===== design/flow/design.v =====
module vDFFE(clk, load, in, out);
  parameter n=1;
  input clk, load;
  input [n-1:0] in;
  output [n-1:0] out;
  reg [n-1:0] out;
  reg [n-1:0] vDFF_in;
  always@(*)
    vDFF_in = (load) ? in : out;
  always @(posedge clk)
    out <= vDFF_in;
endmodule
module shifter(in, shift, sout);
	input [15:0] in;
	input [1:0] shift;
	output reg [15:0] sout;
	always@(*) begin
		case(shift)
			2'b00: sout = in;
			2'b01: sout = in << 1;
			2'b10: sout = in >> 1;
			2'b11: begin
				sout = in >> 1;
				sout[15] = in[15];
			end
			default: sout = in;
		endcase
	end
endmodule
module ALU(Ain, Bin, ALUop, out, Z);
	input [15:0] Ain, Bin;
	input [1:0] ALUop;
	output reg Z;
	output reg [15:0] out;
	always@(*) begin
		casex(ALUop)
			2'b00: out = Ain + Bin;
			2'b01: out = Ain - Bin;
			2'b10: out = Ain & Bin;
			2'b11: out = ~Bin;
			default: out = 16'bxxxxxxxxxxxxxxxx;
		endcase
		Z = (out == 16'b0) ? 1'b1 : 1'b0;
	end
endmodule
module regfile(data_in, writenum, write, readnum, clk, data_out);
	input [15:0] data_in;
	input [2:0] writenum, readnum;
	input write, clk;
	output reg [15:0] data_out;
	reg [7:0] writenum_out, readnum_out;
	reg [15:0] R0, R1, R2, R3, R4, R5, R6, R7;
	always@(*) begin
		writenum_out = 8'b0;
		case(writenum)
			3'b000: writenum_out[0] = 1'b1;
			3'b001: writenum_out[1] = 1'b1;
			3'b010: writenum_out[2] = 1'b1;
			3'b011: writenum_out[3] = 1'b1;
			3'b100: writenum_out[4] = 1'b1;
			3'b101: writenum_out[5] = 1'b1;
			3'b110: writenum_out[6] = 1'b1;
			3'b111: writenum_out[7] = 1'b1;
			default: writenum_out = 8'b0;
		endcase
	end
	always@(posedge clk) begin
		if(write) begin
			case(writenum_out)
				8'b00000001: R0 <= data_in;
				8'b00000010: R1 <= data_in;
				8'b00000100: R2 <= data_in;
				8'b00001000: R3 <= data_in;
				8'b00010000: R4 <= data_in;
				8'b00100000: R5 <= data_in;
				8'b01000000: R6 <= data_in;
				8'b10000000: R7 <= data_in;
				default: {R0, R1, R2, R3, R4, R5, R6, R7} <= {8'b0, 8'b0, 8'b0, 8'b0, 8'b0, 8'b0, 8'b0, 8'b0};
			endcase
		end
	end
	always@(*) begin
		readnum_out = 8'b0;
		case(readnum)
			3'b000: readnum_out[0] = 1'b1;
			3'b001: readnum_out[1] = 1'b1;
			3'b010: readnum_out[2] = 1'b1;
			3'b011: readnum_out[3] = 1'b1;
			3'b100: readnum_out[4] = 1'b1;
			3'b101: readnum_out[5] = 1'b1;
			3'b110: readnum_out[6] = 1'b1;
			3'b111: readnum_out[7] = 1'b1;
			default: readnum_out = 8'b0;
		endcase
	end
	always@(*) begin
		case(readnum_out)
			8'b00000001: data_out = R0;
			8'b00000010: data_out = R1;
			8'b00000100: data_out = R2;
			8'b00001000: data_out = R3;
			8'b00010000: data_out = R4;
			8'b00100000: data_out = R5;
			8'b01000000: data_out = R6;
			8'b10000000: data_out = R7;
			default: data_out = 16'b0;
		endcase
	end
endmodule
module datapath(clk,readnum,vsel,loada,loadb,shift,asel,bsel,ALUop,loadc,loads,writenum,write,mdata,PC,sximm5,sximm8,Z_out,datapath_out);
  input clk;
  input [2:0] readnum, writenum;
  input [1:0] ALUop, shift;
  input write, loada, loadb, asel, bsel, loadc, loads;
  input [1:0] vsel;
  input [15:0] sximm5, sximm8, mdata;
  input [7:0] PC;
  output [15:0] datapath_out;
  output [2:0] Z_out;
  wire [15:0] data_out;
  wire [15:0] out;
  wire [15:0] sout;
  wire Z;
  wire [15:0] in;
  wire [15:0] in_loadA;
  wire [15:0] datapath_out;
  wire [2:0] Z_out;
  reg [15:0] data_in;
  reg [15:0] Ain;
  reg [15:0] Bin;
  reg [2:0] status_in;
  regfile REGFILE(.data_in(data_in),.writenum(writenum),.write(write),.readnum(readnum),.clk(clk),.data_out(data_out));
  ALU U2(.Ain(Ain),.Bin(Bin),.ALUop(ALUop),.out(out),.Z(Z));
  shifter U1(.in(in),.shift(shift),.sout(sout));
  always@(*)begin   
    case(vsel)
      2'b00: data_in = datapath_out;
      2'b01: data_in = {8'b0, PC};
      2'b10: data_in = sximm8;
      2'b11: data_in = mdata;
      default: data_in = 16'b0;
    endcase
  end
  always@(*)begin
    if(asel == 1'b1)  
      Ain = 16'b0000000000000000;
    else
      Ain = in_loadA;
  end
  always@(*)begin
    if(bsel == 1'b1)  
      Bin = sximm5;
    else
      Bin = sout;
  end
  always@(*) begin
    status_in[2] = (Ain[15]^Bin[15]) ? 0 : (out[15]^Ain[15]);
    status_in[1] = out[15];
    status_in[0] = Z;
  end
  vDFFE #(16) A(clk, loada, data_out, in_loadA);
  vDFFE #(16) B(clk, loadb, data_out, in);
  vDFFE #(16) C(clk, loadc, out, datapath_out);
  vDFFE #(3) STATUS(clk, loads, status_in, Z_out);
endmodule
module cpu(clk, reset, s, load, in, out, N, V, Z, w);
    input clk, reset, s, load;
    input [15:0] in;
    output [15:0] out;
    output reg N, V, Z, w;
    parameter Swait = 4'b0000, Sdecode = 4'b0001, SgetA = 4'b0010, SgetB = 4'b0011, Swrite = 4'b0100, Srewrite = 4'b0101, Salu = 4'b0110, Sshift = 4'b0111, Sloadout = 4'b1000;
    wire [15:0] decoder_in;
    reg [1:0] op, shift;
    reg [15:0] sximm5, sximm8;
    reg [2:0] opcode, readnum, writenum;
    reg [3:0] state;
    reg [2:0] nsel;
    reg [1:0] vsel;
    reg loada, loadb, asel, bsel, loadc, loads, write;
    wire [2:0] Z_out;
    vDFFE #(16) Instruct_Reg(clk, load, in, decoder_in);
    always@(*) begin
        op = decoder_in[12:11];
        sximm5 = { {11{decoder_in[4]}}, decoder_in[4:0] };
        sximm8 = { {8{decoder_in[7]}}, decoder_in[7:0] };
        shift = decoder_in[4:3];
        opcode = decoder_in[15:13];
    end
    always@(*)begin
       case(nsel)
            3'b001: begin
                readnum = decoder_in[2:0];
                writenum = decoder_in[2:0];
            end  
            3'b010: begin
                readnum = decoder_in[7:5];
                writenum = decoder_in[7:5];
            end  
            3'b100: begin
                readnum = decoder_in[10:8];
                writenum = decoder_in[10:8];
            end  
            default: {readnum, writenum} = 3'b0;
        endcase 
    end
    reg [3:0] state_t;
    reg w_t;
    reg [2:0] nsel_t;
    reg [1:0] vsel_t;
    reg loada_t, loadb_t, asel_t, bsel_t, loadc_t, loads_t, write_t;
    always @(posedge clk) begin
        {state_t, w_t, nsel_t, vsel_t} = {state, w, nsel, vsel};
        {loada_t, loadb_t, asel_t, bsel_t, loadc_t, loads_t, write_t} = {loada, loadb, asel, bsel, loadc, loads, write};
        if(reset == 1'b1) {w_t, state_t} = {1'b1, Swait};
        else begin
            case(state_t)
                Sdecode: begin
                    if(opcode == 3'b110 && op == 2'b10) {w_t, state_t} = {1'b0, Swrite};
                    else {w_t, state_t} = {1'b0, SgetA};
                end
                Swrite: state_t = Swait;
                Swait: begin 
                    state_t = (s == 1'b1) ? Sdecode : Swait;
                    w_t = ~s;
                end
                SgetA: state_t = SgetB;
                SgetB: begin
                    if(opcode == 3'b110 && op == 2'b0) state_t = Sshift;
                    else if(opcode == 3'b101) state_t = Salu;
                end
                Salu: state_t = Sloadout;
                Sshift: state_t = Sloadout;
                Sloadout: state_t = Srewrite;
                Srewrite: state_t = Swait;
                default: {state_t, w_t} = {Swait, 1'b1};
            endcase
        end
        case(state_t)
            SgetA: {nsel_t, loada_t, loadb_t} = {3'b100, 1'b1, 1'b0};
            SgetB: {nsel_t, loadb_t, loada_t} = {3'b001, 1'b1, 1'b0};
            Salu: {asel_t, bsel_t} = {1'b0, 1'b0};
            Sshift: {asel_t, bsel_t} = {1'b1, 1'b0};
            Sloadout: {loadc_t, loads_t} = {1'b1, 1'b1};
            Srewrite: {vsel_t, nsel_t, write_t} = {2'b0, 3'b010, 1'b1};
            Swrite: {vsel_t, nsel_t, write_t} = {2'b10, 3'b100, 1'b1};
            default: begin 
                {nsel_t, vsel_t} = {3'b0, 2'b0};
                {loada_t, loadb_t, loadc_t, loads_t, asel_t, bsel_t, write_t} = 1'b0;
            end
        endcase
        {state, w, nsel, vsel} <= {state_t, w_t, nsel_t, vsel_t};
        {loada, loadb, asel, bsel, loadc, loads, write} <= {loada_t, loadb_t, asel_t, bsel_t, loadc_t, loads_t, write_t};
    end
    datapath DP(
        .clk(clk), 
        .readnum(readnum), 
        .vsel(vsel), 
        .loada(loada), 
        .loadb(loadb), 
        .shift(shift),
        .asel(asel),
        .bsel(bsel),
        .ALUop(op),
        .loadc(loadc),
        .loads(loads),
        .writenum(writenum),
        .write(write),
        .mdata(16'b0),
        .PC(8'b0),
        .sximm5(sximm5),
        .sximm8(sximm8),
        .Z_out(Z_out),
        .datapath_out(out)
    );
    always @(*) begin
        V = Z_out[2];
        N = Z_out[1];
        Z = Z_out[0];
    end
endmodule

===== design/flow/run.sh =====
#!/bin/bash
# the make line also repeats each setting of config.mk as NAME=value (left out here)
make -C /OpenROAD-flow-scripts/flow DESIGN_CONFIG=/design/flow/config.mk WORK_HOME=/design/flow/orfs CLKGATE_MAP_FILE= finish

===== design/flow/config.mk =====
export PLATFORM = sky130hd
export DESIGN_NAME = cpu
export DESIGN_NICKNAME = cpu
export VERILOG_FILES = /design/flow/design.v
export SDC_FILE = /design/flow/constraint.sdc
export NUM_CORES = 4
export LEC_CHECK = 0
export ABC_AREA = 1
export CAP_MARGIN = 20
export CORE_MARGIN = 2
export CORE_UTILIZATION = 72
export SETUP_SLACK_MARGIN = 1.27
export SLEW_MARGIN = 20

===== design/flow/constraint.sdc =====
create_clock -name core_clock -period 4.36 [get_ports {clk}]
set_input_delay 0.8720 -clock core_clock [delete_from_list [all_inputs] [get_ports {clk}]]
set_output_delay 0.8720 -clock core_clock [all_outputs]
set_load 0.01 [all_outputs]

==> impl_metrics.csv, run 1 <==
group,metric,value,unit
yosys,top_area_share,58.6,%
worst_setup_path,critPathLaunchType,"register",
worst_setup_path,worstSetupStartpoint,"Instruct_Reg.out[4]$_DFFE_PP_",
pwr,pwr-share-comb,23.6,%
cells_and_area,nFillCells,658,
cells_and_area,fin_cells,1286,
min_path,hold_end,"state[0]$_DFF_P_",
worst_setup_path,cp_slowest_cell,"edfxtp_1",
yosys,synth-simple-area-share,19.5,%
pwr,switchingPower,1.62,mW
pwr,power_leader,"registers",
yosys,aoi_share,9.61,%
flow_run,warning_count,36,
drt,wire_per_inst,22.7,um
global_route,overflow,0,
floorplanning,rows,43,
yosys,adder_share,3.02,%
global_route,grt_antenna_before_repair,0,
final_timing,setup_slack,0.461,ns
pwr,vdd_drop_max,0.440,mV
worst_setup_path,cp-end-kind,"register",
cells_and_area,area_delta_synth_final,19.6,%
yosys,synth-seq-cells,213,
worst_setup_path,arrival,4.15,ns
final_timing,setup_viol,0,
worst_setup_path,crit_chain,"inv_2 -> ha_4 -> buf_6 -> nand2_2 -> a21boi_4 -> ha_4 -> inv_2 -> nor3_4 -> inv_1 -> nor2_2 -> nand3_2 -> nand2_2 -> xor2_1 -> ha_2 -> a21oi_2 -> o21a_1 -> nand3_2 -> nand2_2 -> nand2_2 -> nand3_1 -> nand3_2 -> nand3_1 -> a21oi_2",
floorplanning,fp_util,73.4,%
min_path,min-delay-start,"state[6]$_DFF_P_",
cells_and_area,utilization,87.9,%
yosys,yosysUniqueCellTypes,46,
clock_network,cts_tree,"yes",
clock_network,cts-root-buf,"clkbuf_16",
floorplanning,dieArea,0.0151,sq mm
clock_network,worst_skew_pair.late_latency,0.51,ns
worst_setup_path,setup.worst_path.end,"DP.STATUS.out[2]$_SDFFCE_PP0P_",
final_timing,relSlewSlack,40.2,%
pwr,p_leak,4.85,nW
yosys,ys_cells,999,
final_timing,worstMarginPinSlew,0.872,ns
worst_setup_path,reg2reg_slack,0.46,ns
worst_setup_path,crit_family,"simple AND/OR/NAND/NOR gates",
drt,drt-initial-drc-count,1499,
worst_setup_path,critPathKind,"reg2reg",
final_timing,holdWs,0.446,ns
final_timing,maxSlewViolCount,0,
yosys,largest_area_cell,"edfxtp_1",
floorplanning,dieHeight,123,um
yosys,ys_sh_mux,0.491,%
flow_run,cap_violations,0,
worst_setup_path,cp.required,4.61,ns
pwr,pwr.group.clock,1.76,mW
yosys,yosysSeqAreaShare,61.4,%
pwr,comb_cell_power,1.28,mW
final_timing,fin_tns_setup,0,ns
min_path,min_path_type,"reg2reg",
placed_design,post-dp-hpwl,17.9,mm
final_timing,hold_violations,0,
yosys,synthFlopType,"edfxtp_1",
yosys,topCellsByArea,"edfxtp_1 59%, nor2_1 7.4%, nand2_1 6.3%",
drt,routed_via_density,6.57,
floorplanning,pin_count,40,
yosys,avgSynthCellArea,10.2,sq um
global_route,grt_max_degree,21,
floorplanning,die_w,123,um
placed_design,gp_congestion,0.949,
pwr,swShare,29.9,%
pwr,p_int,3.80,mW
pwr,p_total,5.42,mW
floorplanning,core,0.0139,sq mm
yosys,ys_sh_xor,1.37,%
drt,route.met2.wl,14.4,mm
yosys,syn_area,0.0102,sq mm
final_timing,clock.fmax,0.256,GHz
drt,wl_met1,10.0,mm
placed_design,port_buffers,39,
yosys,synth-async-reset-ratio,0,%
worst_setup_path,worstPathMaxFanout,5,
worst_setup_path,slowest_delay,0.47,ns
yosys,top_logic_kind,"simple AND/OR/NAND/NOR gates",
yosys,edf_count,199,
status,status,"no timing/DRC/antenna violations",
pwr,power.density,444,mW/mm^2
yosys,synth_cells,999,
final_timing,rsz0062_at_grt,"yes",
drt,wl,29.2,mm
drt,n_antenna_cell,0,
worst_setup_path,r2r_end,"DP.STATUS.out[2]$_SDFFCE_PP0P_",
final_timing,period_used_share,89.4,%
clock_network,cts.htree.levels,1,
cells_and_area,fin_area,0.0122,sq mm
placed_design,dp_worst_setup_slack,0.461,ns
pwr,powerSeq,2.39,mW
drt,top_layer_used,"met4",
final_timing,period_needed,3.90,ns
drt,remaining_drc_errors,0,
clock_network,numCtsBuffers,22,
yosys,most_common_cell,"nor2_1",
clock_network,holdBufCountCts,0,
min_path,hold_depth,2,
global_route,grt_pass1_wl,41.8,mm
yosys,common_cells,"201 x nor2_1, 199 x edfxtp_1, 172 x nand2_1",
drt,firstDrtPassIters,9,
final_timing,fin_skew,0.0175,ns
worst_setup_path,crit_cells,23,
global_route,grt_pass1_vias,7932,
drt,postRouteAntennaNets,0,
yosys,fp_nets,1043,
yosys,synth_warnings,7,
global_route,grt_use_total,37.2,%
clock_network,path_clk_slew,0.06,ns
clock_network,cts_buffer_depth,3,
drt,wl_met3,3.33,mm
worst_setup_path,reg2reg_from,"Instruct_Reg.out[4]$_DFFE_PP_",
yosys,yosys_area,0.0102,sq mm
pwr,seqPwrFrac,44.0,%
drt,vias,8447,
pwr,clockPowerShare,32.4,%
placed_design,dp.cells,1215,
worst_setup_path,cp_common_cell,"nand2_2",
worst_setup_path,worst-path-buf-inv,4,
worst_setup_path,worstRegToRegCells,23,
placed_design,dpl-instance-area,0.0109,sq mm
clock_network,cts.sinks,213,
cells_and_area,fin_nets,1134,
## metal layers
| metal | up-vias | GRT usage (%) |
|---|---|---|
| li1 | 3667 | - |
| met1 | 3978 | 47.1 |
| met2 | 654 | 64.3 |
| met3 | 148 | 6.37 |
| met4 | 0 | 14.7 |
| met5 | - | 0 |
## repair_timing
item	4_1_cts	5_1_grt
buffers inserted	16	14
endpoints found under the hold margin	0	0
pin swaps	20	19
endpoints found under the setup margin	31	44
resized	51	49
gates cloned	0	1
## area by class of cell
type	instances	area (sq um)	area share (%)
sequential	213	6260	51.3
multi-input combinational	670	3900	31.9
timing repair buffer	94	811	6.65
clock buffer	36	633	5.19
inverter	88	338	2.77
tap	180	225	1.85
clock inverter	4	32.5	0.267
timing repair inverter	1	5.00	0.0410
==> run 2, diff against run 1 <==
Settings changed: ABC_AREA 1 to unset, CTS_CLUSTER_DIAMETER set to 292, CTS_CLUSTER_SIZE set to 10, HOLD_SLACK_MARGIN set to 0.29, PLACE_DENSITY_LB_ADDON set to 0.01, SETUP_SLACK_MARGIN 1.27 to 0.17.
Clock period 4.36 ns to 3.01 ns, I/O delays scaled along.
==> run 2 against run 1 <==
Compared with the run above:
- the layout now fails its checks (negative setup slack)
- largest power group unchanged
- sequential cell count unchanged
- synthesized cell count shrank 7.3%
- sequential power up 46%
- global-route usage increased by 11 points
- combinational power up 100%
==> impl_metrics.csv, run 2 <==
group,metric,value,unit
yosys,syn_area,0.0104,sq mm
final_timing,relSlewSlack,19.4,%
clock_network,cts.sinks,213,
worst_setup_path,critPathLaunchType,"register",
clock_network,cts_tree,"yes",
final_timing,setup_viol,16,
worst_setup_path,worstRegToRegCells,17,
worst_setup_path,crit_cells,17,
final_timing,clock.fmax,0.206,GHz
clock_network,numCtsBuffers,25,
yosys,most_common_cell,"edfxtp_1",
yosys,yosys_area,0.0104,sq mm
drt,routed_via_density,8.09,
clock_network,path_clk_slew,0.07,ns
min_path,min-delay-start,"w$_SDFFE_PP1N_",
clock_network,worst_skew_pair.late_latency,0.55,ns
yosys,aoi_share,12.7,%
pwr,seqPwrFrac,39.4,%
worst_setup_path,arrival,5.24,ns
min_path,hold_end,"w$_SDFFE_PP1N_",
worst_setup_path,worstSetupStartpoint,"Instruct_Reg.out[4]$_DFFE_PP_",
yosys,synthFlopType,"edfxtp_1",
pwr,powerSeq,3.49,mW
status,violatedChecks,"negative setup slack",
drt,vias,10400,
worst_setup_path,r2r_end,"DP.STATUS.out[0]$_DFFE_PP_",
global_route,overflow,0,
pwr,clockPowerShare,31.7,%
pwr,power.density,668,mW/mm^2
pwr,vdd_drop_max,0.788,mV
placed_design,port_buffers,39,
final_timing,period_used_share,161,%
drt,n_antenna_cell,0,
yosys,avgSynthCellArea,11.3,sq um
worst_setup_path,slowest_delay,0.59,ns
pwr,p_int,5.98,mW
worst_setup_path,worstPathMaxFanout,6,
floorplanning,dieArea,0.0155,sq mm
yosys,synth_warnings,7,
final_timing,hold_violations,0,
pwr,pwr-share-comb,28.9,%
status,status,"finished with violations",
drt,wire_per_inst,34.2,um
worst_setup_path,crit_family,"simple AND/OR/NAND/NOR gates",
pwr,swShare,32.4,%
pwr,pwr.group.clock,2.81,mW
yosys,topCellsByArea,"edfxtp_1 57%, nor2_1 6.1%, a21oi_1 3.1%",
worst_setup_path,cp_common_cell,"buf_6",
floorplanning,fp_util,74.5,%
global_route,grt_max_degree,32,
yosys,common_cells,"199 x edfxtp_1, 169 x nor2_1, 83 x nand2_1",
final_timing,rsz0062_at_grt,"yes",
pwr,switchingPower,2.87,mW
floorplanning,pin_count,40,
yosys,synth_cells,926,
worst_setup_path,crit_chain,"buf_6 -> ha_4 -> buf_6 -> o21ai_1 -> a2bb2oi_4 -> nor4_4 -> a41o_1 -> xnor2_1 -> ha_1 -> and3_4 -> o211ai_1 -> nor2b_4 -> o31ai_4 -> nand2b_4 -> mux2i_4 -> or3_1 -> and4bb_1",
drt,wl,44.1,mm
floorplanning,dieHeight,124,um
min_path,hold_depth,1,
yosys,top_area_share,57.3,%
yosys,ys_cells,926,
final_timing,fin_skew,0.0412,ns
yosys,yosysSeqAreaShare,60.0,%
drt,firstDrtPassIters,12,
pwr,p_leak,5.05,nW
final_timing,period_needed,4.85,ns
final_timing,worstMarginPinSlew,1.18,ns
final_timing,maxSlewViolCount,0,
placed_design,post-dp-hpwl,20.1,mm
yosys,fp_nets,970,
placed_design,dp_worst_setup_slack,-1.15,ns
drt,remaining_drc_errors,0,
global_route,grt_pass1_wl,56.7,mm
yosys,adder_share,2.95,%
yosys,top_logic_kind,"simple AND/OR/NAND/NOR gates",
flow_run,warning_count,35,
worst_setup_path,critPathKind,"reg2reg",
worst_setup_path,worst-path-buf-inv,2,
flow_run,cap_violations,0,
worst_setup_path,reg2reg_from,"Instruct_Reg.out[4]$_DFFE_PP_",
worst_setup_path,cp_slowest_cell,"o21ai_1",
cells_and_area,fin_nets,1144,
final_timing,setup_slack,-1.84,ns
drt,drt-initial-drc-count,2480,
cells_and_area,utilization,94.7,%
cells_and_area,area_delta_synth_final,27.1,%
global_route,grt_pass1_vias,9785,
yosys,ys_sh_xor,2.18,%
min_path,min_path_type,"reg2reg",
floorplanning,die_w,124,um
yosys,ys_sh_mux,3.52,%
floorplanning,rows,43,
worst_setup_path,cp-end-kind,"register",
pwr,power_leader,"registers",
yosys,synth-async-reset-ratio,0,%
yosys,synth-seq-cells,213,
yosys,yosysUniqueCellTypes,70,
yosys,edf_count,199,
worst_setup_path,cp.required,3.39,ns
yosys,synth-simple-area-share,16.3,%
drt,postRouteAntennaNets,0,
global_route,grt_use_total,47.9,%
worst_setup_path,reg2reg_slack,-1.84,ns
placed_design,gp_congestion,0.979,
yosys,largest_area_cell,"edfxtp_1",
pwr,comb_cell_power,2.56,mW
worst_setup_path,setup.worst_path.end,"DP.STATUS.out[0]$_DFFE_PP_",
clock_network,cts-root-buf,"clkbuf_16",
global_route,grt_antenna_before_repair,1,
clock_network,cts.htree.levels,1,
floorplanning,core,0.0140,sq mm
clock_network,cts_buffer_depth,3,
==> run 2: repair_timing <==
action | in CTS | in global routing
setup buffers | 2 | 23
hold buffers | 0 | 0
gates resized | 28 | 55
setup endpoints to repair | 21 | 31
pin swaps | 10 | 43
==> run 2: layout make-up <==
| cell class | instances | area, sq um |
|---|---|---|
| multi-input combinational | 659 | 4440 |
| timing repair buffer | 187 | 1600 |
| inverter | 14 | 55.1 |
| tap | 180 | 225 |
| sequential | 213 | 6260 |
| clock buffer | 35 | 663 |
| fill | 358 | 737 |
| clock inverter | 2 | 17.5 |
==> run 2: layer usage <==
layer	part of all wire (%)	track usage [%]	vias to the layer above	wire length, um
li1	-	-	3722	-
met1	27	56.2	4619	12100
met2	43	78.3	1534	19000
met3	17	13.5	561	7590
met4	12	29.7	2	5410
met5	0.018	0	-	8
==> run 2: per-stage QoR <==
step           cells  total power [mW]  TNS (ns)  hold slack (ns)  instance area [sq um]
4_1_cts         1267              8.16     -8.01            0.455                  12800
3_3_place_gp    1228              5.33     -6.77            0.437                  12000
5_1_grt         1290              8.91    -18.46            0.492                  13300
3_5_place_dp    1228              5.41     -9.20            0.451                  12000
6_report        1290              8.86    -17.85            0.469                  13300
2_1_floorplan    926              4.60     -3.99            0.423                  10600
==> run 3, diff against run 2 <==
Settings changed: ABC_AREA set to 1, CTS_CLUSTER_DIAMETER 292 to unset, CTS_CLUSTER_SIZE 10 to 72, HOLD_SLACK_MARGIN 0.29 to unset, PLACE_DENSITY set to 0.36, PLACE_DENSITY_LB_ADDON 0.01 to unset, SETUP_SLACK_MARGIN 0.17 to -0.16.
Clock period 3.01 ns to 3.49 ns, I/O delays scaled along.
==> run 3 against run 2 <==
Compared with the run above:
- the layout still fails its checks (negative setup slack)
- routed wire length shrank 28%
- via count shrank 14%
- highest routed layer is now met4
- clock power shrank 24%
==> impl_metrics.csv, run 3 <==
group,metric,value,unit
yosys,ys_sh_mux,0.491,%
final_timing,hold_violations,0,
global_route,overflow,0,
flow_run,cap_violations,0,
global_route,grt_antenna_before_repair,0,
final_timing,clock.fmax,0.260,GHz
clock_network,cts.sinks,213,
pwr,vdd_drop_max,0.530,mV
yosys,ys_cells,999,
drt,routed_via_density,6.70,
yosys,synth_warnings,7,
placed_design,post-dp-hpwl,19.1,mm
final_timing,period_needed,3.85,ns
drt,vias,8951,
worst_setup_path,cp_slowest_cell,"edfxtp_1",
worst_setup_path,cp.required,3.84,ns
pwr,comb_cell_power,1.70,mW
worst_setup_path,reg2reg_slack,-0.36,ns
final_timing,setup_viol,12,
worst_setup_path,cp_common_cell,"nand2_2",
yosys,synthFlopType,"edfxtp_1",
floorplanning,dieArea,0.0151,sq mm
yosys,synth_cells,999,
worst_setup_path,worstPathMaxFanout,6,
yosys,fp_nets,1043,
cells_and_area,fin_cells,1336,
flow_run,warning_count,35,
status,status,"finished with violations",
global_route,grt.met3_usage,8.39,%
min_path,hold_end,"state[6]$_DFF_P_",
pwr,power_leader,"registers",
yosys,common_cells,"201 x nor2_1, 199 x edfxtp_1, 172 x nand2_1",
global_route,grt_busiest_layer,"met2",
clock_network,cts_tree,"yes",
pwr,clockPowerShare,31.4,%
worst_setup_path,slowest_delay,0.45,ns
final_timing,holdWs,0.463,ns
yosys,most_common_cell,"nor2_1",
pwr,p_total,6.83,mW
worst_setup_path,worstRegToRegCells,23,
yosys,yosys_area,0.0102,sq mm
cells_and_area,area_delta_synth_final,22.3,%
pwr,p_leak,5.09,nW
clock_network,cts-root-buf,"clkbuf_16",
status,violatedChecks,"negative setup slack",
worst_setup_path,r2r_end,"DP.STATUS.out[0]$_DFFE_PP_",
pwr,seqPwrFrac,43.7,%
drt,wire_per_inst,23.8,um
pwr,powerSeq,2.98,mW
global_route,grt_pass1_wl,46.6,mm
worst_setup_path,arrival,4.20,ns
drt,postRouteAntennaNets,0,
pwr,p_int,4.80,mW
floorplanning,pin_count,40,
final_timing,maxSlewViolCount,0,
final_timing,worstMarginPinSlew,0.929,ns
min_path,min-delay-start,"state[1]$_DFF_P_",
clock_network,worst_skew_pair.late_latency,0.50,ns
yosys,largest_area_cell,"edfxtp_1",
floorplanning,die_w,123,um
global_route,met1_usage,49.5,%
worst_setup_path,crit_cells,23,
final_timing,period_used_share,110,%
drt,n_antenna_cell,0,
global_route,met2_usage,71.3,%
yosys,syn_area,0.0102,sq mm
drt,remaining_drc_errors,0,
clock_network,cts_buffer_depth,3,
yosys,top_logic_kind,"simple AND/OR/NAND/NOR gates",
final_timing,setup_slack,-0.359,ns
pwr,pwr.group.clock,2.14,mW
yosys,adder_share,3.02,%
cells_and_area,fin_nets,1186,
yosys,yosysSeqAreaShare,61.4,%
worst_setup_path,setup.worst_path.end,"DP.STATUS.out[0]$_DFFE_PP_",
clock_network,path_clk_slew,0.06,ns
worst_setup_path,worst-path-buf-inv,4,
global_route,grt_pass1_vias,8789,
yosys,avgSynthCellArea,10.2,sq um
final_timing,rsz0062_at_grt,"yes",
drt,firstDrtPassIters,9,
min_path,min_path_type,"reg2reg",
worst_setup_path,crit_family,"simple AND/OR/NAND/NOR gates",
yosys,aoi_share,9.61,%
yosys,synth-simple-area-share,19.5,%
worst_setup_path,critPathLaunchType,"register",
min_path,hold_depth,2,
placed_design,dp.cells,1285,
yosys,ys_sh_xor,1.37,%
floorplanning,rows,43,
floorplanning,dieHeight,123,um
drt,wl,31.8,mm
worst_setup_path,crit_chain,"inv_2 -> ha_4 -> buf_12 -> buf_4 -> a21oi_2 -> nand2_2 -> nand2_2 -> nand2_2 -> nor2_1 -> nand2_1 -> buf_4 -> nand2_2 -> xor2_1 -> ha_1 -> a21oi_2 -> o21ai_2 -> a21oi_2 -> o21bai_1 -> o21ai_0 -> nand2_1 -> nor2_1 -> nand2_1 -> nor3_2",
floorplanning,core,0.0139,sq mm
worst_setup_path,cp-end-kind,"register",
yosys,edf_count,199,
yosys,synth-seq-cells,213,
yosys,yosysUniqueCellTypes,46,
global_route,grt_max_degree,19,
pwr,pwr-share-comb,24.9,%
clock_network,cts.htree.levels,1,
pwr,power.density,547,mW/mm^2
clock_network,numCtsBuffers,21,
placed_design,port_buffers,39,
global_route,grt_use_total,41.4,%
yosys,topCellsByArea,"edfxtp_1 59%, nor2_1 7.4%, nand2_1 6.3%",
placed_design,gp_congestion,0.930,
yosys,synth-async-reset-ratio,0,%
drt,drt-initial-drc-count,1336,
yosys,top_area_share,58.6,%
floorplanning,fp_util,73.4,%
pwr,swShare,29.8,%
pwr,switchingPower,2.03,mW
final_timing,relSlewSlack,36.3,%
worst_setup_path,reg2reg_from,"Instruct_Reg.out[4]$_DFFE_PP_",
worst_setup_path,worstSetupStartpoint,"Instruct_Reg.out[4]$_DFFE_PP_",
worst_setup_path,critPathKind,"reg2reg",
final_timing,fin_tns_setup,-2.26,ns
final_timing,fin_skew,0.0117,ns
==> run 3: cell type report <==
type | instances | area (sq um)
flip-flops and latches | 213 | 6260
multi-input cells | 670 | 3780
fillers | 579 | 1410
repair buffers | 148 | 1250
clock buffers | 24 | 537
inverters | 88 | 333
well taps | 180 | 225
clock inverters | 13 | 95.1
==> run 3: through the flow <==
| stage | worst slack, ns | utilization, % | cell area [sq um] |
|---|---|---|---|
| 2_1_floorplan | -0.0119 | - | 10200 |
| 3_3_place_gp | -0.183 | 82.0 | 11400 |
| 3_5_place_dp | -0.394 | 82.0 | 11400 |
| 4_1_cts | -0.190 | 87.6 | 12200 |
| 5_1_grt | -0.526 | 89.9 | 12500 |
| 6_report | -0.359 | 89.9 | 12500 |
==> run 3: layer usage <==
layer,wire [um],vias up
met5,0,-
met3,3650,247
li1,-,3771
met1,10400,4119
met2,15400,814
met4,2290,0
==> run 3: what timing repair did <==
item                       4_1_cts  5_1_grt
pin swaps                       14       37
resized                         35       73
hold buffers                     0        0
buffers inserted                 6        8
setup endpoints to repair       10       12
==> run 4, diff against run 3 <==
Settings changed: SETUP_SLACK_MARGIN -0.16 to unset.
Clock period 3.49 ns to 3.68 ns, I/O delays scaled along.
==> run 4 against run 3 <==
Compared with the run above:
- still fails the layout checks on negative setup slack
- via count fell by 5.5%
- global-route usage down 4.4 points
- routed wire length down 9.7%
- clock skew shrank 0.0054 ns
- sequential cell count unchanged
- hold slack got worse by 0.019 ns
- critical path depth up 4
- design area down 0.17%
- clock power is 6% lower
- largest cell class unchanged
- cell count decreased by 1.3%
- power fell by 5.9%
==> impl_metrics.csv, run 4 <==
group,metric,value,unit
placed_design,post-dp-hpwl,17.5,mm
final_timing,relSlewSlack,35.9,%
global_route,grt_antenna_before_repair,0,
drt,n_antenna_cell,0,
yosys,ys_sh_mux,0.491,%
final_timing,holdWs,0.444,ns
clock_network,holdBufCountCts,0,
yosys,synth-async-reset-ratio,0,%
worst_setup_path,critPathLaunchType,"register",
pwr,p_int,4.53,mW
global_route,grt_pass1_vias,7943,
status,status,"finished with violations",
pwr,pwr-share-comb,24.8,%
yosys,synth_warnings,7,
worst_setup_path,cp.required,3.93,ns
floorplanning,core,0.0139,sq mm
drt,vias,8455,
yosys,yosys_area,0.0102,sq mm
placed_design,port_buffers,39,
flow_run,warning_count,34,
yosys,edf_count,199,
worst_setup_path,worstRegToRegCells,27,
yosys,avgSynthCellArea,10.2,sq um
yosys,common_cells,"201 x nor2_1, 199 x edfxtp_1, 172 x nand2_1",
final_timing,fin_tns_setup,-0.455,ns
pwr,power_leader,"registers",
global_route,grt_max_degree,19,
floorplanning,pin_count,40,
min_path,hold_depth,2,
min_path,hold_end,"state[0]$_DFF_P_",
final_timing,setup_viol,3,
global_route,grt_pass1_wl,41.6,mm
final_timing,fin_skew,0.00635,ns
pwr,powerSeq,2.82,mW
worst_setup_path,worstSetupStartpoint,"Instruct_Reg.out[4]$_DFFE_PP_",
min_path,min-delay-start,"state[6]$_DFF_P_",
yosys,adder_share,3.02,%
pwr,seqPwrFrac,43.9,%
placed_design,gp_congestion,0.901,
yosys,top_logic_kind,"simple AND/OR/NAND/NOR gates",
clock_network,cts_buffer_depth,3,
floorplanning,dieArea,0.0151,sq mm
cells_and_area,fin_nets,1167,
clock_network,cts-root-buf,"clkbuf_16",
drt,firstDrtPassIters,6,
yosys,synth-seq-cells,213,
final_timing,clock.fmax,0.257,GHz
worst_setup_path,r2r_end,"DP.STATUS.out[0]$_DFFE_PP_",
final_timing,period_needed,3.89,ns
final_timing,maxSlewViolCount,0,
flow_run,cap_violations,0,
drt,wire_per_inst,21.8,um
pwr,pwr.group.clock,2.01,mW
worst_setup_path,critPathKind,"reg2reg",
yosys,ys_cells,999,
floorplanning,fp_util,73.4,%
yosys,top_area_share,58.6,%
yosys,aoi_share,9.61,%
floorplanning,rows,43,
yosys,yosysUniqueCellTypes,46,
drt,wl,28.7,mm
placed_design,dp_worst_setup_slack,-0.222,ns
yosys,topCellsByArea,"edfxtp_1 59%, nor2_1 7.4%, nand2_1 6.3%",
pwr,p_leak,5.02,nW
status,violatedChecks,"negative setup slack",
worst_setup_path,crit_family,"simple AND/OR/NAND/NOR gates",
worst_setup_path,reg2reg_slack,-0.21,ns
yosys,synth_cells,999,
yosys,yosysSeqAreaShare,61.4,%
yosys,synth-simple-area-share,19.5,%
worst_setup_path,arrival,4.15,ns
yosys,synthFlopType,"edfxtp_1",
final_timing,hold_violations,0,
clock_network,path_clk_slew,0.06,ns
pwr,vdd_drop_max,0.436,mV
clock_network,numCtsBuffers,21,
yosys,ys_sh_xor,1.37,%
pwr,comb_cell_power,1.60,mW
yosys,syn_area,0.0102,sq mm
pwr,switchingPower,1.90,mW
floorplanning,die_w,123,um
global_route,overflow,0,
clock_network,cts.sinks,213,
cells_and_area,area_delta_synth_final,22.1,%
final_timing,rsz0062_at_grt,"yes",
clock_network,cts.htree.levels,1,
worst_setup_path,worst-path-buf-inv,6,
global_route,grt_use_total,37.0,%
pwr,power.density,516,mW/mm^2
worst_setup_path,reg2reg_from,"Instruct_Reg.out[4]$_DFFE_PP_",
clock_network,worst_skew_pair.late_latency,0.50,ns
cells_and_area,nFillCells,611,
final_timing,setup_slack,-0.214,ns
yosys,largest_area_cell,"edfxtp_1",
pwr,swShare,29.5,%
worst_setup_path,setup.worst_path.end,"DP.STATUS.out[0]$_DFFE_PP_",
worst_setup_path,worstPathMaxFanout,5,
worst_setup_path,cp_slowest_cell,"edfxtp_1",
worst_setup_path,cp-end-kind,"register",
clock_network,cts_tree,"yes",
drt,drt-initial-drc-count,1090,
yosys,fp_nets,1043,
worst_setup_path,slowest_delay,0.43,ns
drt,postRouteAntennaNets,0,
pwr,clockPowerShare,31.2,%
floorplanning,dieHeight,123,um
yosys,most_common_cell,"nor2_1",
final_timing,worstMarginPinSlew,0.961,ns
drt,remaining_drc_errors,0,
final_timing,period_used_share,106,%
drt,routed_via_density,6.42,
min_path,min_path_type,"reg2reg",
worst_setup_path,crit_cells,27,
-- run 4: layout make-up --
class / count / area (sq um) / area share (%)
Sequential cell: 213 / 6260 / 50.2
Multi-Input combinational cell: 670 / 3890 / 31.3
Timing Repair Buffer: 129 / 1110 / 8.92
Clock buffer: 26 / 544 / 4.37
Inverter: 88 / 335 / 2.69
Tap cell: 180 / 225 / 1.81
Clock inverter: 12 / 88.8 / 0.713
-- run 4: metal layers --
layer,part of all wire [%],vias up,track usage (%)
met5,0,-,0
met4,5.0,0,17.8
met3,12,140,7.29
met2,48,665,61.2
met1,35,3929,47.4
li1,-,3721,-
-- run 4: repair_timing --
action	in CTS	in global routing
gates resized	50	82
pin swaps	34	49
endpoints found under the setup margin	6	11
setup buffers	15	14
-- run 4: stage by stage --
step	power (mW)	util (%)	instance area (sq um)	cells
after detailed placement	4.05	80.2	11100	1251
final	6.43	89.7	12500	1318
after global routing	6.62	89.7	12500	1318
after CTS	6.12	86.6	12000	1304
after global placement	4.02	80.2	11100	1251
after floorplan	3.59	-	10200	999
==> run 5, diff against run 4 <==
Settings changed: CELL_PAD_IN_SITES_DETAIL_PLACEMENT set to 1, CORE_ASPECT_RATIO set to 1.07, CORE_UTILIZATION 72 to 35, CTS_CLUSTER_DIAMETER set to 386, CTS_CLUSTER_SIZE 72 to 21, GPL_ROUTABILITY_DRIVEN set to 1, GPL_TIMING_DRIVEN set to 0, MAX_ROUTING_LAYER set to met4, MIN_ROUTING_LAYER set to met2, PLACE_DENSITY 0.36 to 0.73, SETUP_SLACK_MARGIN set to 1.03, TNS_END_PERCENT set to 90.
Clock period 3.68 ns to 4.76 ns, I/O delays scaled along.
==> run 5 against run 4 <==
Compared with the run above:
- now clean on timing, DRC and antenna
- critical path type unchanged
- die size increased by 100%
- hold slack gained 0.018 ns
- routed wire length up 26%
- core utilization down 47 points
==> impl_metrics.csv, run 5 <==
group,metric,value,unit
yosys,yosys_area,0.0102,sq mm
placed_design,dp_worst_setup_slack,0.283,ns
final_timing,fin_tns_setup,0,ns
pwr,p_total,4.67,mW
cells_and_area,area_delta_synth_final,19.9,%
worst_setup_path,worstRegToRegCells,23,
worst_setup_path,critPathKind,"reg2reg",
worst_setup_path,r2r_end,"DP.STATUS.out[0]$_DFFE_PP_",
pwr,vdd_drop_max,0.198,mV
drt,drt-initial-drc-count,3383,
yosys,common_cells,"201 x nor2_1, 199 x edfxtp_1, 172 x nand2_1",
floorplanning,dieHeight,181,um
worst_setup_path,slowest_delay,0.50,ns
yosys,yosysSeqAreaShare,61.4,%
clock_network,holdBufCountCts,0,
yosys,adder_share,3.02,%
cells_and_area,fin_cells,1450,
floorplanning,dieArea,0.0305,sq mm
worst_setup_path,cp-end-kind,"register",
drt,firstDrtPassIters,12,
worst_setup_path,reg2reg_from,"Instruct_Reg.out[3]$_DFFE_PP_",
yosys,avgSynthCellArea,10.2,sq um
drt,n_antenna_cell,0,
floorplanning,pin_count,40,
clock_network,path_clk_slew,0.10,ns
drt,wl,36.3,mm
yosys,ys_sh_mux,0.491,%
yosys,synth-seq-cells,213,
final_timing,rsz0062_at_grt,"yes",
clock_network,cts.htree.levels,1,
pwr,powerSeq,2.19,mW
cells_and_area,nFillCells,3155,
yosys,topCellsByArea,"edfxtp_1 59%, nor2_1 7.4%, nand2_1 6.3%",
yosys,ys_sh_xor,1.37,%
clock_network,cts-root-buf,"clkbuf_16",
worst_setup_path,cp.required,5.03,ns
worst_setup_path,worstPathMaxFanout,6,
placed_design,dp.cells,1404,
final_timing,setup_viol,0,
cells_and_area,utilization,42.7,%
global_route,grt_pass1_vias,12500,
floorplanning,core,0.0287,sq mm
yosys,most_common_cell,"nor2_1",
final_timing,worstMarginPinSlew,1.06,ns
drt,remaining_drc_errors,0,
pwr,comb_cell_power,1.21,mW
global_route,grt_max_degree,23,
clock_network,cts.sinks,213,
worst_setup_path,crit_family,"simple AND/OR/NAND/NOR gates",
yosys,synth-async-reset-ratio,0,%
yosys,synth-simple-area-share,19.5,%
clock_network,cts_buffer_depth,3,
pwr,swShare,32.8,%
floorplanning,die_w,169,um
yosys,fp_nets,1043,
final_timing,fin_skew,0.0316,ns
placed_design,port_buffers,38,
worst_setup_path,reg2reg_slack,0.52,ns
worst_setup_path,arrival,4.51,ns
floorplanning,rows,64,
final_timing,clock.fmax,0.236,GHz
yosys,yosysUniqueCellTypes,46,
yosys,ys_cells,999,
pwr,switchingPower,1.54,mW
yosys,top_area_share,58.6,%
pwr,p_int,3.14,mW
final_timing,period_used_share,89.0,%
final_timing,maxSlewViolCount,0,
min_path,min_path_type,"reg2reg",
global_route,overflow,0,
status,status,"no timing/DRC/antenna violations",
pwr,p_leak,4.70,nW
final_timing,hold_violations,0,
final_timing,setup_slack,0.522,ns
placed_design,post-dp-hpwl,23.7,mm
global_route,grt_pass1_wl,52.2,mm
pwr,pwr.group.clock,1.27,mW
final_timing,relSlewSlack,29.4,%
worst_setup_path,crit_chain,"inv_2 -> ha_4 -> buf_8 -> buf_4 -> a21oi_1 -> nand2_1 -> nand2_1 -> nand2_1 -> nor2_2 -> nand2_2 -> nand2_2 -> o21ai_0 -> xor2_1 -> ha_4 -> a21oi_2 -> a21boi_2 -> nand3_2 -> a21oi_1 -> o21ai_2 -> nand2_2 -> nor2_1 -> nand4_1 -> nor3_2",
worst_setup_path,setup.worst_path.end,"DP.STATUS.out[0]$_DFFE_PP_",
yosys,aoi_share,9.61,%
yosys,largest_area_cell,"edfxtp_1",
flow_run,warning_count,33,
pwr,pwr-share-comb,26.0,%
worst_setup_path,crit_cells,23,
drt,wire_per_inst,25.0,um
yosys,synthFlopType,"edfxtp_1",
flow_run,cap_violations,0,
clock_network,numCtsBuffers,14,
yosys,edf_count,199,
worst_setup_path,worst-path-buf-inv,3,
cells_and_area,fin_nets,1127,
worst_setup_path,worstSetupStartpoint,"Instruct_Reg.out[3]$_DFFE_PP_",
global_route,grt_use_total,34.9,%
global_route,grt_antenna_before_repair,0,
min_path,min-delay-start,"state[6]$_DFF_P_",
pwr,seqPwrFrac,46.9,%
worst_setup_path,critPathLaunchType,"register",
worst_setup_path,cp_slowest_cell,"edfxtp_1",
clock_network,worst_skew_pair.late_latency,0.51,ns
min_path,hold_end,"state[0]$_DFF_P_",
pwr,power.density,382,mW/mm^2
floorplanning,fp_util,35.6,%
drt,routed_via_density,7.82,
final_timing,period_needed,4.24,ns
pwr,power_leader,"registers",
cells_and_area,seqCellArea,0.00626,sq mm
placed_design,gp_congestion,0.965,
drt,vias,11300,
pwr,clockPowerShare,27.1,%
cells_and_area,comb_area,0.00397,sq mm
clock_network,cts_tree,"yes",
yosys,synth_cells,999,
yosys,syn_area,0.0102,sq mm
yosys,synth_warnings,7,
yosys,top_logic_kind,"simple AND/OR/NAND/NOR gates",
min_path,hold_depth,2,
drt,postRouteAntennaNets,0,
[run 5: layer usage]
| metal | routed length [um] | track usage [%] | part of all wire [%] |
|---|---|---|---|
| met1 | 0 | - | 0 |
| met2 | 18000 | 43.5 | 50 |
| met3 | 12600 | 38.2 | 35 |
| met4 | 5640 | 11.8 | 16 |
| met5 | 0 | - | 0 |
[run 5: what timing repair did]
item                       in CTS  in global routing
setup endpoints to repair      14                 57
cloned                          0                  0
pin swaps                      23                 38
hold endpoints to repair        0                  0
gates resized                  58                 83
buffers inserted               16                 10
[run 5: metrics by stage]
step	hold WS [ns]	cell area [sq um]
global route	0.492	12200
detailed placement	0.442	11100
finish	0.462	12200
floorplan	0.413	10200
CTS	0.453	11800
global placement	0.422	11000
[run 5: final cells by class]
class                           count  area share [%]
Inverter                           88            2.80
Clock inverter                      1           0.164
Clock buffer                       19            3.19
Multi-Input combinational cell    670            32.4
Tap cell                          363            3.71
Sequential cell                   213            51.2
Timing Repair Buffer               68            5.23
Buffer                             28            1.30
==> run 6, diff against run 5 <==
Settings changed: ABC_AREA 1 to unset, CAP_MARGIN 20 to 0, CELL_PAD_IN_SITES_DETAIL_PLACEMENT 1 to unset, CELL_PAD_IN_SITES_GLOBAL_PLACEMENT set to 1, CORE_ASPECT_RATIO 1.07 to unset, CORE_UTILIZATION 35 to 40, CTS_CLUSTER_DIAMETER 386 to unset, CTS_CLUSTER_SIZE 21 to unset, GPL_ROUTABILITY_DRIVEN 1 to unset, GPL_TIMING_DRIVEN 0 to unset, MIN_ROUTING_LAYER met2 to unset, PLACE_DENSITY 0.73 to unset, PLACE_DENSITY_LB_ADDON set to 0.16, SETUP_SLACK_MARGIN 1.03 to 1.56, TNS_END_PERCENT 90 to 20.
Clock period 4.76 ns to 8.0 ns, I/O delays scaled along.
==> run 6 against run 5 <==
Compared with the run above:
- synthesized cell count fell by 7.3%
- critical endpoint unchanged
- still clean on timing, DRC and antenna
- synthesized area is 2.3% higher
- global-route usage down 13 points
- clock power shrank about 10%
- core utilization is 3.5 points higher
==> impl_metrics.csv, run 6 <==
group,metric,value,unit
cells_and_area,seqCellArea,0.00626,sq mm
yosys,synth-async-reset-ratio,0,%
global_route,grt_pass1_vias,7214,
cells_and_area,fin_area,0.0119,sq mm
worst_setup_path,crit_cells,17,
final_timing,setup_viol,0,
worst_setup_path,worst-path-buf-inv,2,
final_timing,rsz0062_at_grt,"no",
flow_run,warning_count,31,
yosys,synth_cells,926,
worst_setup_path,arrival,5.51,ns
drt,routed_via_density,5.53,
pwr,swShare,27.7,%
worst_setup_path,crit_family,"simple AND/OR/NAND/NOR gates",
worst_setup_path,slowest_delay,0.59,ns
clock_network,holdBufCountCts,0,
placed_design,dpl-instance-area,0.0111,sq mm
global_route,met2_usage,34.6,%
global_route,met1_usage,29.3,%
pwr,comb_cell_power,0.551,mW
drt,wl,27.9,mm
final_timing,fin_skew,0.0164,ns
yosys,ys_cells,926,
status,status,"no timing/DRC/antenna violations",
floorplanning,rows,59,
worst_setup_path,cp.required,8.39,ns
pwr,pwr.group.clock,1.10,mW
floorplanning,dieHeight,165,um
drt,firstDrtPassIters,5,
pwr,switchingPower,0.821,mW
pwr,seqPwrFrac,44.1,%
clock_network,cts-root-buf,"clkbuf_16",
clock_network,cts_buffer_depth,3,
pwr,clockPowerShare,37.3,%
drt,drt-initial-drc-count,508,
min_path,min_path_type,"reg2reg",
yosys,common_cells,"199 x edfxtp_1, 169 x nor2_1, 83 x nand2_1",
min_path,min-delay-start,"w$_SDFFE_PP1N_",
worst_setup_path,cp_slowest_cell,"ha_1",
clock_network,numCtsBuffers,25,
worst_setup_path,reg2reg_from,"Instruct_Reg.out[3]$_DFFE_PP_",
yosys,topCellsByArea,"edfxtp_1 57%, nor2_1 6.1%, a21oi_1 3.1%",
yosys,fp_nets,970,
global_route,grt_antenna_before_repair,0,
yosys,synth-seq-cells,213,
drt,wire_per_inst,21.2,um
yosys,edf_count,199,
drt,remaining_drc_errors,0,
pwr,power.density,248,mW/mm^2
yosys,ys_sh_mux,3.52,%
worst_setup_path,r2r_end,"DP.STATUS.out[0]$_DFFE_PP_",
yosys,top_area_share,57.3,%
worst_setup_path,worstPathMaxFanout,20,
placed_design,gp_congestion,0.773,
placed_design,port_buffers,39,
final_timing,relSlewSlack,29.9,%
worst_setup_path,critPathKind,"reg2reg",
cells_and_area,area_delta_synth_final,14.4,%
final_timing,maxSlewViolCount,0,
drt,vias,7288,
yosys,ys_sh_xor,2.18,%
global_route,overflow,0,
clock_network,worst_skew_pair.late_latency,0.53,ns
final_timing,worstMarginPinSlew,1.05,ns
worst_setup_path,critPathLaunchType,"register",
global_route,grt_busiest_layer,"met2",
pwr,powerSeq,1.31,mW
drt,n_antenna_cell,0,
drt,postRouteAntennaNets,0,
yosys,aoi_share,12.7,%
pwr,p_total,2.96,mW
clock_network,cts.htree.levels,1,
flow_run,cap_violations,0,
final_timing,fin_tns_setup,0,ns
yosys,adder_share,2.95,%
final_timing,hold_violations,0,
yosys,most_common_cell,"edfxtp_1",
cells_and_area,comb_area,0.00393,sq mm
yosys,yosys_area,0.0104,sq mm
cells_and_area,nFillCells,2426,
clock_network,post_cts_buffers,0,
final_timing,period_needed,5.13,ns
worst_setup_path,worstSetupStartpoint,"Instruct_Reg.out[3]$_DFFE_PP_",
yosys,syn_area,0.0104,sq mm
yosys,yosysUniqueCellTypes,70,
min_path,hold_depth,1,
pwr,vdd_drop_max,0.148,mV
yosys,avgSynthCellArea,11.3,sq um
pwr,p_int,2.14,mW
min_path,hold_end,"w$_SDFFE_PP1N_",
floorplanning,pin_count,40,
yosys,largest_area_cell,"edfxtp_1",
yosys,synth-simple-area-share,16.3,%
yosys,yosysSeqAreaShare,60.0,%
worst_setup_path,setup.worst_path.end,"DP.STATUS.out[0]$_DFFE_PP_",
pwr,pwr-share-comb,18.6,%
floorplanning,core,0.0258,sq mm
pwr,power_leader,"registers",
clock_network,cts_tree,"yes",
clock_network,path_clk_slew,0.06,ns
placed_design,post-dp-hpwl,18.8,mm
cells_and_area,fin_nets,1007,
global_route,grt_max_degree,35,
yosys,top_logic_kind,"simple AND/OR/NAND/NOR gates",
global_route,grt.met3_usage,2.32,%
worst_setup_path,cp-end-kind,"register",
clock_network,cts_resized,0,
final_timing,period_used_share,64.1,%
floorplanning,fp_util,40.3,%
worst_setup_path,worstRegToRegCells,17,
final_timing,clock.fmax,0.195,GHz
worst_setup_path,crit_chain,"inv_1 -> ha_1 -> inv_1 -> a2bb2oi_1 -> nor3_2 -> and3_1 -> a21oi_1 -> xnor2_1 -> ha_1 -> and3_1 -> o211ai_1 -> nor2b_1 -> o31ai_1 -> nand2b_1 -> mux2i_1 -> or3_1 -> and4bb_1",
global_route,grt_use_total,21.5,%
global_route,grt_pass1_wl,42.6,mm
floorplanning,die_w,165,um
floorplanning,dieArea,0.0274,sq mm
worst_setup_path,reg2reg_slack,2.87,ns
clock_network,cts.sinks,213,
yosys,synth_warnings,7,
yosys,synthFlopType,"edfxtp_1",
pwr,p_leak,4.31,nW
[run 6: layer usage]
metal,vias up,part of all wire (%)
met2,182,48
met3,53,4.3
met5,-,0
met1,3575,45
met4,0,2.4
li1,3478,-
[run 6: through the flow]
| step | worst slack (ns) | utilization [%] | hold slack [ns] | std cells |
|---|---|---|---|---|
| 2_1_floorplan | 3.99 | - | 0.423 | 926 |
| 3_3_place_gp | 3.03 | 43.1 | 0.445 | 1271 |
| 3_5_place_dp | 2.98 | 43.1 | 0.442 | 1271 |
| 4_1_cts | 2.93 | 46.2 | 0.469 | 1317 |
| 5_1_grt | 2.42 | 46.2 | 0.505 | 1317 |
| 6_report | 2.87 | 46.2 | 0.463 | 1317 |
[run 6: final cells by class]
class / count / area share, %
sequential: 213 / 52.5
multi-input combinational: 659 / 32.9
clock buffer: 33 / 5.58
timing repair buffer: 50 / 3.97
tap: 335 / 3.51
clock inverter: 13 / 1.13
inverter: 14 / 0.441
==> run 7, diff against run 6 <==
Settings changed: ABC_AREA set to 1, CAP_MARGIN 0 to 15, CELL_PAD_IN_SITES_GLOBAL_PLACEMENT 1 to unset, CORE_UTILIZATION 40 to 72, CTS_CLUSTER_DIAMETER set to 29, CTS_CLUSTER_SIZE set to 71, MAX_ROUTING_LAYER met4 to unset, PLACE_DENSITY_LB_ADDON 0.16 to unset, SETUP_SLACK_MARGIN 1.56 to 0.35, TNS_END_PERCENT 20 to unset.
Clock period 8.0 ns to 3.65 ns, I/O delays scaled along.
==> run 7 against run 6 <==
Compared with the run above:
- design area up 8.2%
- sequential share of layout area is 4.0 points lower
- routed wire length is 21% higher
- core utilization rose by 47 points
- power went up to 2.6 times the previous value
- clock-buffer cell count rose by 8
- the layout now fails its checks (negative setup slack)
- clock skew increased by 0.013 ns
==> impl_metrics.csv, run 7 <==
group,metric,value,unit
pwr,p_leak,5.19,nW
worst_setup_path,r2r_end,"DP.STATUS.out[2]$_SDFFCE_PP0P_",
worst_setup_path,cp-end-kind,"register",
drt,n_antenna_cell,0,
floorplanning,dieHeight,123,um
yosys,yosysSeqAreaShare,61.4,%
placed_design,post-dp-hpwl,17.9,mm
drt,route.met2.wl,16.0,mm
pwr,p_int,5.40,mW
floorplanning,pin_count,40,
yosys,synth_cells,999,
placed_design,dp.cells,1234,
yosys,avgSynthCellArea,10.2,sq um
worst_setup_path,cp.required,3.90,ns
yosys,yosys_area,0.0102,sq mm
yosys,yosysUniqueCellTypes,46,
min_path,hold_depth,2,
drt,wl_met3,4.51,mm
clock_network,cts_tree,"yes",
drt,remaining_drc_errors,0,
clock_network,cts.htree.levels,2,
yosys,top_logic_kind,"simple AND/OR/NAND/NOR gates",
status,status,"finished with violations",
yosys,synth-simple-area-share,19.5,%
worst_setup_path,critPathLaunchType,"register",
yosys,ys_cells,999,
pwr,power.density,598,mW/mm^2
yosys,common_cells,"201 x nor2_1, 199 x edfxtp_1, 172 x nand2_1",
yosys,edf_count,199,
drt,top_layer_used,"met4",
pwr,powerSeq,2.86,mW
global_route,grt_pass1_wl,44.8,mm
clock_network,cts_buffer_depth,3,
clock_network,path_clk_slew,0.05,ns
drt,vias,9224,
drt,firstDrtPassIters,9,
global_route,grt_pass1_vias,8592,
drt,wl_met1,10.9,mm
yosys,ys_sh_mux,0.491,%
drt,routed_via_density,6.95,
final_timing,rsz0062_at_grt,"yes",
placed_design,gp_congestion,0.903,
yosys,synth_warnings,7,
worst_setup_path,crit_family,"simple AND/OR/NAND/NOR gates",
status,violatedChecks,"negative setup slack",
floorplanning,core,0.0139,sq mm
pwr,vdd_drop_max,0.644,mV
cells_and_area,fin_cells,1328,
yosys,synth-async-reset-ratio,0,%
global_route,overflow,0,
min_path,min_path_type,"reg2reg",
yosys,largest_area_cell,"edfxtp_1",
drt,drt-initial-drc-count,1462,
final_timing,holdWs,0.459,ns
cells_and_area,fin_nets,1166,
final_timing,clock.fmax,0.252,GHz
final_timing,hold_violations,0,
worst_setup_path,worstPathMaxFanout,8,
yosys,top_area_share,58.6,%
floorplanning,rows,43,
worst_setup_path,crit_cells,27,
worst_setup_path,setup.worst_path.end,"DP.STATUS.out[2]$_SDFFCE_PP0P_",
worst_setup_path,worstRegToRegCells,27,
yosys,syn_area,0.0102,sq mm
drt,wl,33.9,mm
worst_setup_path,slowest_delay,0.42,ns
clock_network,numCtsBuffers,35,
worst_setup_path,arrival,4.22,ns
pwr,seqPwrFrac,37.1,%
flow_run,cap_violations,0,
clock_network,worst_skew_pair.late_latency,0.53,ns
yosys,most_common_cell,"nor2_1",
drt,postRouteAntennaNets,0,
flow_run,warning_count,36,
pwr,pwr-share-comb,21.1,%
pwr,comb_cell_power,1.63,mW
pwr,pwr.group.clock,3.22,mW
floorplanning,dieArea,0.0151,sq mm
pwr,swShare,30.0,%
worst_setup_path,cp_slowest_cell,"edfxtp_1",
final_timing,setup_slack,-0.320,ns
global_route,grt_antenna_before_repair,0,
floorplanning,fp_util,73.4,%
final_timing,worstMarginPinSlew,1.05,ns
clock_network,cts.sinks,213,
worst_setup_path,critPathKind,"reg2reg",
pwr,switchingPower,2.32,mW
final_timing,relSlewSlack,27.7,%
final_timing,setup_viol,5,
worst_setup_path,reg2reg_slack,-0.32,ns
worst_setup_path,reg2reg_from,"Instruct_Reg.out[3]$_DFFE_PP_",
yosys,ys_sh_xor,1.37,%
worst_setup_path,cp_common_cell,"nand2_2",
pwr,power_leader,"the clock network",
yosys,synthFlopType,"edfxtp_1",
yosys,aoi_share,9.61,%
drt,wire_per_inst,25.5,um
yosys,synth-seq-cells,213,
floorplanning,die_w,123,um
placed_design,port_buffers,39,
pwr,clockPowerShare,41.8,%
yosys,adder_share,3.02,%
final_timing,period_needed,3.97,ns
cells_and_area,utilization,92.9,%
clock_network,cts-root-buf,"clkbuf_16",
yosys,fp_nets,1043,
yosys,topCellsByArea,"edfxtp_1 59%, nor2_1 7.4%, nand2_1 6.3%",
worst_setup_path,worst-path-buf-inv,6,
final_timing,period_used_share,109,%
global_route,grt_max_degree,19,
cells_and_area,area_delta_synth_final,26.5,%
worst_setup_path,worstSetupStartpoint,"Instruct_Reg.out[3]$_DFFE_PP_",
min_path,min-delay-start,"state[2]$_DFF_P_",
global_route,grt_use_total,40.4,%
final_timing,fin_skew,0.0294,ns
min_path,hold_end,"state[0]$_DFF_P_",
final_timing,maxSlewViolCount,0,
==> run 7: per-stage QoR <==
step	cell area (sq um)	TNS, ns	total power [mW]	worst slack, ns
global route	12900	-2.47	7.88	-0.568
global placement	11100	-0.00852	4.02	-0.00852
finish	12900	-0.789	7.71	-0.320
floorplan	10300	0	3.65	0.286
detailed placement	11100	-0.167	4.04	-0.0873
CTS	12400	0	7.28	0.0259
==> run 7: timing repair <==
item | CTS | global route
setup endpoints to repair | 12 | 15
hold buffers | 0 | 0
setup buffers | 10 | 21
resized | 32 | 90
pin swaps | 19 | 42
==> run 7: area by class of cell <==
type,instances,area [sq um]
clock inverter,22,241
multi-input combinational,670,3920
fill,457,982
tap,180,225
timing repair buffer,114,1020
inverter,88,340
clock buffer,41,898
sequential,213,6260
==> run 7: layer usage <==
metal / up-vias / GRT usage (%)
met5: - / 0
met4: 0 / 21.2
met3: 272 / 11.1
met2: 1002 / 67.7
met1: 4213 / 47.8
li1: 3737 / -
==> run 8, diff against run 7 <==
Settings changed: CAP_MARGIN 15 to 20, CORE_ASPECT_RATIO set to 0.92, CTS_CLUSTER_DIAMETER 29 to 288, CTS_CLUSTER_SIZE 71 to unset, GPL_ROUTABILITY_DRIVEN set to 1, GPL_TIMING_DRIVEN set to 1, MAX_ROUTING_LAYER set to met4, MIN_ROUTING_LAYER set to met1, PLACE_DENSITY_LB_ADDON set to 0.08, SETUP_SLACK_MARGIN 0.35 to -0.02, TNS_END_PERCENT set to 60.
Clock period 3.65 ns to 3.23 ns, I/O delays scaled along.
==> run 8 against run 7 <==
Compared with the run above:
- still fails the layout checks on negative setup slack
- sequential share of layout area up 0.82 points
- synthesized area unchanged
- design area down 1.7%
- global-route usage rose by 6.5 points
- sequential cell count did not move
- cell count is 1.9% higher
- routed wire length rose by 19%
- clock power down 26%
==> impl_metrics.csv, run 8 <==
group,metric,value,unit
yosys,most_common_cell,"nor2_1",
clock_network,cts.htree.levels,1,
pwr,comb_cell_power,2.15,mW
global_route,grt_use_total,46.9,%
worst_setup_path,critPathKind,"reg2reg",
pwr,p_total,7.76,mW
yosys,largest_area_cell,"edfxtp_1",
worst_setup_path,cp_slowest_cell,"edfxtp_1",
yosys,ys_cells,999,
final_timing,worstMarginPinSlew,1.44,ns
placed_design,post-dp-hpwl,19.3,mm
clock_network,numCtsBuffers,21,
clock_network,worst_skew_pair.late_latency,0.54,ns
global_route,grt_busiest_layer,"met2",
status,violatedChecks,"negative setup slack",
min_path,hold_depth,2,
status,status,"finished with violations",
final_timing,rsz0062_at_grt,"yes",
pwr,swShare,33.2,%
worst_setup_path,crit_family,"simple AND/OR/NAND/NOR gates",
flow_run,warning_count,35,
yosys,synth-seq-cells,213,
worst_setup_path,cp_common_cell,"nand2_2",
yosys,aoi_share,9.61,%
placed_design,gp_congestion,0.963,
final_timing,fin_skew,0.0293,ns
final_timing,setup_viol,16,
clock_network,cts_buffer_depth,3,
yosys,top_logic_kind,"simple AND/OR/NAND/NOR gates",
drt,firstDrtPassIters,20,
global_route,met2_usage,75.8,%
drt,postRouteAntennaNets,0,
worst_setup_path,cp.required,3.62,ns
min_path,min-delay-start,"state[6]$_DFF_P_",
yosys,edf_count,199,
drt,drt-initial-drc-count,2366,
floorplanning,rows,41,
pwr,clockPowerShare,30.6,%
yosys,synth-async-reset-ratio,0,%
floorplanning,core,0.0138,sq mm
flow_run,cap_violations,0,
worst_setup_path,worstRegToRegCells,25,
final_timing,maxSlewViolCount,0,
yosys,topCellsByArea,"edfxtp_1 59%, nor2_1 7.4%, nand2_1 6.3%",
floorplanning,die_w,128,um
yosys,syn_area,0.0102,sq mm
pwr,power_leader,"registers",
global_route,grt_pass1_vias,9083,
pwr,pwr.group.clock,2.37,mW
pwr,p_leak,5.20,nW
drt,remaining_drc_errors,0,
final_timing,setup_slack,-0.941,ns
clock_network,cts.sinks,213,
worst_setup_path,reg2reg_from,"Instruct_Reg.out[4]$_DFFE_PP_",
yosys,ys_sh_mux,0.491,%
final_timing,period_used_share,129,%
clock_network,cts_tree,"yes",
yosys,synthFlopType,"edfxtp_1",
pwr,seqPwrFrac,41.8,%
worst_setup_path,critPathLaunchType,"register",
drt,vias,10200,
yosys,top_area_share,58.6,%
yosys,synth-simple-area-share,19.5,%
yosys,fp_nets,1043,
yosys,ys_sh_xor,1.37,%
global_route,overflow,0,
pwr,power.density,612,mW/mm^2
yosys,synth_warnings,7,
global_route,grt.met3_usage,9.87,%
global_route,grt_antenna_before_repair,4,
yosys,yosys_area,0.0102,sq mm
pwr,p_int,5.18,mW
worst_setup_path,slowest_delay,0.41,ns
drt,wl,40.3,mm
clock_network,holdBufCountCts,0,
worst_setup_path,arrival,4.56,ns
pwr,pwr-share-comb,27.7,%
final_timing,hold_violations,0,
clock_network,path_clk_slew,0.07,ns
worst_setup_path,reg2reg_slack,-0.94,ns
yosys,synth_cells,999,
floorplanning,fp_util,73.9,%
global_route,grt_max_degree,19,
pwr,switchingPower,2.58,mW
yosys,adder_share,3.02,%
placed_design,port_buffers,39,
yosys,avgSynthCellArea,10.2,sq um
min_path,min_path_type,"reg2reg",
worst_setup_path,r2r_end,"DP.STATUS.out[2]$_SDFFCE_PP0P_",
cells_and_area,area_delta_synth_final,24.4,%
worst_setup_path,worstPathMaxFanout,8,
floorplanning,dieHeight,118,um
worst_setup_path,worstSetupStartpoint,"Instruct_Reg.out[4]$_DFFE_PP_",
global_route,grt_pass1_wl,51.1,mm
final_timing,clock.fmax,0.240,GHz
worst_setup_path,crit_cells,25,
final_timing,period_needed,4.17,ns
yosys,yosysSeqAreaShare,61.4,%
drt,wire_per_inst,29.8,um
yosys,yosysUniqueCellTypes,46,
cells_and_area,fin_nets,1204,
drt,routed_via_density,7.52,
floorplanning,dieArea,0.0151,sq mm
pwr,vdd_drop_max,0.563,mV
final_timing,relSlewSlack,3.97,%
worst_setup_path,worst-path-buf-inv,6,
min_path,hold_end,"state[0]$_DFF_P_",
pwr,powerSeq,3.24,mW
global_route,met1_usage,54.6,%
worst_setup_path,cp-end-kind,"register",
worst_setup_path,setup.worst_path.end,"DP.STATUS.out[2]$_SDFFCE_PP0P_",
yosys,common_cells,"201 x nor2_1, 199 x edfxtp_1, 172 x nand2_1",
clock_network,cts-root-buf,"clkbuf_16",
cells_and_area,utilization,91.9,%
floorplanning,pin_count,40,
-- run 8: per-stage QoR --
stage	hold WS [ns]	cells	setup WS, ns	TNS [ns]	area [sq um]
after floorplan	0.413	999	-0.133	-0.285	10300
after global placement	0.432	1285	-0.363	-2.11	11500
after detailed placement	0.446	1285	-0.467	-3.27	11500
after CTS	0.456	1330	-0.421	-2.64	12300
after global routing	0.472	1352	-1.21	-11.59	12700
final	0.461	1353	-0.941	-9.41	12700
-- run 8: area by class of cell --
type / count / area [sq um]
tap: 172 / 215
inverter: 88 / 335
clock inverter: 11 / 63.8
fill: 463 / 1120
timing repair buffer: 166 / 1370
sequential: 213 / 6260
multi-input combinational: 670 / 3880
antenna: 8 / 20.0
clock buffer: 25 / 541
-- run 8: repair_timing --
item | 4_1_cts | 5_1_grt
endpoints found under the setup margin | 14 | 16
pin swaps | 23 | 50
setup buffers | 9 | 15
resized | 35 | 77
-- run 8: metal layers --
metal | share of wire (%) | vias up
li1 | - | 3813
met1 | 29 | 4428
met2 | 43 | 1366
met3 | 17 | 563
met4 | 12 | 0
met5 | 0 | -
Power and IR drop assume default switching activity.
